## DataAggregator
module DataAggregator(
           clk, reset, bit1, bit2, bit3, bit4, read_index_yaxis, read_index_xaxis,
           out_data_yaxis, out_data_xaxis, finished
       );
Settings: LEC_CHECK=0, CAP_MARGIN=20, CORE_MARGIN=2, CORE_UTILIZATION=40, CTS_CLUSTER_SIZE=97, HOLD_SLACK_MARGIN=0.23, MAX_ROUTING_LAYER=met4, SLEW_MARGIN=20; clock period 10.0 ns.
run.sh (not shown) runs the stock make flow with config.mk's settings and CLKGATE_MAP_FILE=.
Change:
CORE_UTILIZATION = 72   (was 40)
CTS_CLUSTER_SIZE = 72   (was 97)
HOLD_SLACK_MARGIN = default   (was 0.23)
MAX_ROUTING_LAYER = default   (was met4)
PLACE_DENSITY_LB_ADDON = 0.0   (was default)
SETUP_SLACK_MARGIN = 1.32   (was default)
clock period = 4.47 ns   (was 10.0 ns; I/O delays follow)
Outcome: With this change the flow ran to the end with violations: negative setup slack; cell area is higher slightly; clock power grows by well over a third; wire length drops by a few percent; total power is higher by well over a third; hold slack gets worse by 26 ps.
Change:
CTS_CLUSTER_SIZE = default   (was 72)
PLACE_DENSITY_LB_ADDON = default   (was 0.0)
SETUP_SLACK_MARGIN = 1.29   (was 1.32)
clock period = 5.3 ns   (was 4.47 ns; I/O delays follow)
Result: The new run completed without violations; power is lower by about a fifth; worst setup slack gets better by 310 ps; clock skew barely changes; final cell count is lower slightly; cell area is lower slightly; core utilization is lower by 0.79 points; via count is lower slightly.
Change:
CTS_CLUSTER_DIAMETER = 392   (was default)
CTS_CLUSTER_SIZE = 19   (was default)
PLACE_DENSITY_LB_ADDON = 0.0   (was default)
TNS_END_PERCENT = 5   (was default)
clock period = 4.47 ns   (was 5.3 ns; I/O delays follow)
=> The new run finished but fails on negative setup slack; clock skew goes up by 3.6 ps; cell area decreases by 2.6%; routed wire length went down by 3.6%; first-iteration DRC count shrinks by 2.9%; flip-flop count stays the same; count of clock-buffer cells in the layout falls by 145; setup slack is worse by 380 ps; power rises by 3.0%; clock power went down by 20%; core utilization drops by 2.1 points; synthesized area is unchanged.
Change:
CTS_CLUSTER_DIAMETER = default   (was 392)
CTS_CLUSTER_SIZE = 70   (was 19)
SETUP_SLACK_MARGIN = 1.42   (was 1.29)
TNS_END_PERCENT = default   (was 5)
clock period = 5.35 ns   (was 4.47 ns; I/O delays follow)
=> With this change the flow completed with no timing, DRC or antenna violations. Register-to-register slack improves by 350 ps. Clock power rose by 29%. Cell count rose by 2.2%. Routed wire length rose by 5.3%. Sequential share of layout area fell by 1.8 points. Power fell by 2.3%. Global-route usage rose by 1.8 points. Synthesized cell count is unchanged.
Change:
CORE_UTILIZATION = 17   (was 72)
CTS_CLUSTER_SIZE = default   (was 70)
PLACE_DENSITY = 0.6   (was default)
PLACE_DENSITY_LB_ADDON = default   (was 0.0)
SETUP_SLACK_MARGIN = default   (was 1.42)
clock period = 8.06 ns   (was 5.35 ns; I/O delays follow)
After rerunning:
- total power decreases by 35%
- core utilization drops by 61 points
- wire length increases by 4.0%
- combinational power is lower by about 40%


The RTL this note starts from:
==> flow/design.v <==
module DataAggregator(
           clk, reset, bit1, bit2, bit3, bit4, read_index_yaxis, read_index_xaxis,
           out_data_yaxis, out_data_xaxis, finished
       );
localparam MODE_WAIT_START = 0;
localparam MODE_WAIT_CHANNEL = 1;
localparam MODE_WAIT_DATA = 2;
localparam MODE_ASSIGN_DATA = 3;
input clk, reset;
input bit1, bit2, bit3, bit4;  
input [6:0] read_index_yaxis, read_index_xaxis;
output [15:0] out_data_yaxis;  
output [15:0] out_data_xaxis;  
output finished;
reg [15:0] data_yaxis [0:127];
reg [15:0] data_xaxis [0:127];
reg [15:0] bit1_data_buffer, bit2_data_buffer, bit3_data_buffer, bit4_data_buffer;
reg [3:0] bit1_data_buffer_index, bit2_data_buffer_index, bit3_data_buffer_index, bit4_data_buffer_index;
reg [4:0] data_index_yaxis1, data_index_yaxis2, data_index_yaxis3, data_index_yaxis4;
reg [4:0] data_index_xaxis1, data_index_xaxis2, data_index_xaxis3, data_index_xaxis4;
reg data_yaxis1_valid, data_yaxis2_valid, data_yaxis3_valid, data_yaxis4_valid;
reg data_xaxis1_valid, data_xaxis2_valid, data_xaxis3_valid, data_xaxis4_valid;
reg channel_bit1, channel_bit2, channel_bit3, channel_bit4;
reg [1:0] mode_bit1, mode_bit2, mode_bit3, mode_bit4;
wire data_yaxis_valid, data_xaxis_valid;
integer i;
always @(posedge clk) begin
    if (reset) begin
        for (i = 0; i < 128; i = i + 1) begin
            data_yaxis[i] <= 0;
            data_xaxis[i] <= 0;
        end
        bit1_data_buffer <= 0;
        bit2_data_buffer <= 0;
        bit3_data_buffer <= 0;
        bit4_data_buffer <= 0;
        bit1_data_buffer_index <= 0;
        bit2_data_buffer_index <= 0;
        bit3_data_buffer_index <= 0;
        bit4_data_buffer_index <= 0;
        data_index_yaxis1 <= 31;
        data_index_yaxis2 <= 31;
        data_index_yaxis3 <= 31;
        data_index_yaxis4 <= 31;
        data_index_xaxis1 <= 31;
        data_index_xaxis2 <= 31;
        data_index_xaxis3 <= 31;
        data_index_xaxis4 <= 31;
        data_yaxis1_valid <= 0;
        data_yaxis2_valid <= 0;
        data_yaxis3_valid <= 0;
        data_yaxis4_valid <= 0;
        data_xaxis1_valid <= 0;
        data_xaxis2_valid <= 0;
        data_xaxis3_valid <= 0;
        data_xaxis4_valid <= 0;
        channel_bit1 <= 0;
        channel_bit2 <= 0;
        channel_bit3 <= 0;
        channel_bit4 <= 0;
        mode_bit1 <= MODE_WAIT_START;
        mode_bit2 <= MODE_WAIT_START;
        mode_bit3 <= MODE_WAIT_START;
        mode_bit4 <= MODE_WAIT_START;
    end else begin
        if (mode_bit1 == MODE_WAIT_START) begin
            if (bit1) begin
                mode_bit1 <= MODE_WAIT_CHANNEL;
            end
        end else if (mode_bit1 == MODE_WAIT_CHANNEL) begin
            channel_bit1 <= bit1;
            mode_bit1 <= MODE_WAIT_DATA;
            bit1_data_buffer_index <= 15;
        end else if (mode_bit1 == MODE_WAIT_DATA) begin
            bit1_data_buffer[bit1_data_buffer_index] <= bit1;
            if (bit1_data_buffer_index >= 1) begin
                bit1_data_buffer_index <= bit1_data_buffer_index - 1;
            end else begin
                mode_bit1 <= MODE_ASSIGN_DATA;
            end
        end else if (mode_bit1 == MODE_ASSIGN_DATA) begin
            mode_bit1 <= MODE_WAIT_START;
            if (channel_bit1 == 0) begin  
                data_yaxis[data_index_yaxis1] <= bit1_data_buffer;
                if (data_index_yaxis1 >= 1) begin
                    data_index_yaxis1 <= data_index_yaxis1 - 1;
                    data_yaxis1_valid <= 0;
                end else begin
                    data_index_yaxis1 <= 31;
                    data_yaxis1_valid <= 1;
                end
            end else begin  
                data_yaxis[32 + data_index_yaxis2] <= bit1_data_buffer;
                if (data_index_yaxis2 >= 1) begin
                    data_index_yaxis2 <= data_index_yaxis2 - 1;
                    data_yaxis2_valid <= 0;
                end else begin
                    data_index_yaxis2 <= 31;
                    data_yaxis2_valid <= 1;
                end
            end
        end
        if (mode_bit2 == MODE_WAIT_START) begin
            if (bit2) begin
                mode_bit2 <= MODE_WAIT_CHANNEL;
            end
        end else if (mode_bit2 == MODE_WAIT_CHANNEL) begin
            channel_bit2 <= bit2;
            mode_bit2 <= MODE_WAIT_DATA;
            bit2_data_buffer_index <= 15;
        end else if (mode_bit2 == MODE_WAIT_DATA) begin
            bit2_data_buffer[bit2_data_buffer_index] <= bit2;
            if (bit2_data_buffer_index >= 1) begin
                bit2_data_buffer_index <= bit2_data_buffer_index - 1;
            end else begin
                mode_bit2 <= MODE_ASSIGN_DATA;
            end
        end else if (mode_bit2 == MODE_ASSIGN_DATA) begin
            mode_bit2 <= MODE_WAIT_START;
            if (channel_bit2 == 0) begin  
                data_yaxis[64 + data_index_yaxis3] <= bit2_data_buffer;
                if (data_index_yaxis3 >= 1) begin
                    data_index_yaxis3 <= data_index_yaxis3 - 1;
                    data_yaxis3_valid <= 0;
                end else begin
                    data_index_yaxis3 <= 31;
                    data_yaxis3_valid <= 1;
                end
            end else begin  
                data_yaxis[96 + data_index_yaxis4] <= bit2_data_buffer;
                if (data_index_yaxis4 >= 1) begin
                    data_index_yaxis4 <= data_index_yaxis4 - 1;
                    data_yaxis4_valid <= 0;
                end else begin
                    data_index_yaxis4 <= 31;
                    data_yaxis4_valid <= 1;
                end
            end
        end
        if (mode_bit3 == MODE_WAIT_START) begin
            if (bit3) begin
                mode_bit3 <= MODE_WAIT_CHANNEL;
            end
        end else if (mode_bit3 == MODE_WAIT_CHANNEL) begin
            channel_bit3 <= bit3;
            mode_bit3 <= MODE_WAIT_DATA;
            bit3_data_buffer_index <= 15;
        end else if (mode_bit3 == MODE_WAIT_DATA) begin
            bit3_data_buffer[bit3_data_buffer_index] <= bit3;
            if (bit3_data_buffer_index >= 1) begin
                bit3_data_buffer_index <= bit3_data_buffer_index - 1;
            end else begin
                mode_bit3 <= MODE_ASSIGN_DATA;
            end
        end else if (mode_bit3 == MODE_ASSIGN_DATA) begin
            mode_bit3 <= MODE_WAIT_START;
            if (channel_bit3 == 0) begin  
                data_xaxis[data_index_xaxis1] <= bit3_data_buffer;
                if (data_index_xaxis1 >= 1) begin
                    data_index_xaxis1 <= data_index_xaxis1 - 1;
                    data_xaxis1_valid <= 0;
                end else begin
                    data_index_xaxis1 <= 31;
                    data_xaxis1_valid <= 1;
                end
            end else begin  
                data_xaxis[32 + data_index_xaxis2] <= bit3_data_buffer;
                if (data_index_xaxis2 >= 1) begin
                    data_index_xaxis2 <= data_index_xaxis2 - 1;
                    data_xaxis2_valid <= 0;
                end else begin
                    data_index_xaxis2 <= 31;
                    data_xaxis2_valid <= 1;
                end
            end
        end
        if (mode_bit4 == MODE_WAIT_START) begin
            if (bit4) begin
                mode_bit4 <= MODE_WAIT_CHANNEL;
            end
        end else if (mode_bit4 == MODE_WAIT_CHANNEL) begin
            channel_bit4 <= bit4;
            mode_bit4 <= MODE_WAIT_DATA;
            bit4_data_buffer_index <= 15;
        end else if (mode_bit4 == MODE_WAIT_DATA) begin
            bit4_data_buffer[bit4_data_buffer_index] <= bit4;
            if (bit4_data_buffer_index >= 1) begin
                bit4_data_buffer_index <= bit4_data_buffer_index - 1;
            end else begin
                mode_bit4 <= MODE_ASSIGN_DATA;
            end
        end else if (mode_bit4 == MODE_ASSIGN_DATA) begin
            mode_bit4 <= MODE_WAIT_START;
            if (channel_bit4 == 0) begin  
                data_xaxis[64 + data_index_xaxis3] <= bit4_data_buffer;
                if (data_index_xaxis3 >= 1) begin
                    data_index_xaxis3 <= data_index_xaxis3 - 1;
                    data_xaxis3_valid <= 0;
                end else begin
                    data_index_xaxis3 <= 31;
                    data_xaxis3_valid <= 1;
                end
            end else begin  
                data_xaxis[96 + data_index_xaxis4] <= bit4_data_buffer;
                if (data_index_xaxis4 >= 1) begin
                    data_index_xaxis4 <= data_index_xaxis4 - 1;
                    data_xaxis4_valid <= 0;
                end else begin
                    data_index_xaxis4 <= 31;
                    data_xaxis4_valid <= 1;
                end
            end
        end
    end
end
assign out_data_yaxis = data_yaxis[read_index_yaxis];
assign out_data_xaxis = data_xaxis[read_index_xaxis];
assign data_yaxis_valid = (data_yaxis1_valid && data_yaxis2_valid && data_yaxis3_valid && data_yaxis4_valid);
assign data_xaxis_valid = (data_xaxis1_valid && data_xaxis2_valid && data_xaxis3_valid && data_xaxis4_valid);
assign finished = (data_yaxis_valid && data_xaxis_valid);
endmodule
make LEC_CHECK=0 ABC_AREA=1 CAP_MARGIN=20 CELL_PAD_IN_SITES_GLOBAL_PLACEMENT=0 CORE_ASPECT_RATIO=1.16 CORE_MARGIN=2 CORE_UTILIZATION=47 CTS_CLUSTER_DIAMETER=50 CTS_CLUSTER_SIZE=53 GPL_ROUTABILITY_DRIVEN=0 GPL_TIMING_DRIVEN=1 PLACE_DENSITY=0.6 SETUP_SLACK_MARGIN=0.03 SLEW_MARGIN=20 finish   # period 6.4 ns
The starting point passed the timing, DRC and antenna checks.
Next try:
- ABC_AREA: 1 -> default
- CELL_PAD_IN_SITES_GLOBAL_PLACEMENT: 0 -> default
- CORE_ASPECT_RATIO: 1.16 -> default
- CORE_UTILIZATION: 47 -> 64
- CTS_CLUSTER_DIAMETER: 50 -> default
- CTS_CLUSTER_SIZE: 53 -> default
- GPL_ROUTABILITY_DRIVEN: 0 -> default
- GPL_TIMING_DRIVEN: 1 -> default
- PLACE_DENSITY: 0.6 -> default
- SETUP_SLACK_MARGIN: 0.03 -> default
- clock period: 6.4 -> 5.45 ns (I/O delays scaled with it)
- The new run completed and failed the layout checks on setup timing
- final cell count went down by 33%
- combinational power went up by 19%
- die area falls by 25%
- flip-flop count stays the same
- sequential power went up by 18%
- via count shrinks by 26%
- worst setup slack loses 0.42 ns
- wire length goes down by 15%
- global-route usage rises by 4.7 points
- worst hold slack is better by 0.0097 ns
Next try:
- CORE_UTILIZATION: 64 -> 58
- HOLD_SLACK_MARGIN: default -> -0.08
- PLACE_DENSITY: default -> 0.6
- SETUP_SLACK_MARGIN: default -> 1.76
- TNS_END_PERCENT: default -> 5
- clock period: 5.45 -> 6.12 ns (I/O delays scaled with it)
Effect:
- The changed run produced a clean layout
- die size is higher by 10%
- clock-buffer cell count is higher by 39
- final area is higher by 1.3%
- setup slack is better by 0.67 ns
- power is lower by 9.1%
- utilization is lower by 5.7 points
- combinational power is lower by 8.2%
- wire length is higher by 5.1%
- via count is higher by 0.54%
- clock power is lower by about 7%
Next try:
- CAP_MARGIN: 20 -> 40
- CORE_UTILIZATION: 58 -> 72
- CTS_CLUSTER_SIZE: default -> 72
- HOLD_SLACK_MARGIN: -0.08 -> default
- PLACE_DENSITY: 0.6 -> default
- PLACE_DENSITY_LB_ADDON: default -> 0.29
- SETUP_SLACK_MARGIN: 1.76 -> default
- TNS_END_PERCENT: 5 -> default
- clock period: 6.12 -> 4.47 ns (I/O delays scaled with it)
The changed run ran to the end with violations: setup timing.
Worst hold slack improves by 0.012 ns.
Combinational power climbs by well over a third.
Cell area barely changes.
Worst setup slack degrades by 0.99 ns.
Cell count is lower by a few percent.
Critical path depth rose by 2.
Count of clock-buffer cells in the layout came out lower by 34.
Synthesized cell count does not change.
Power is estimated from default activity; no workload was simulated.
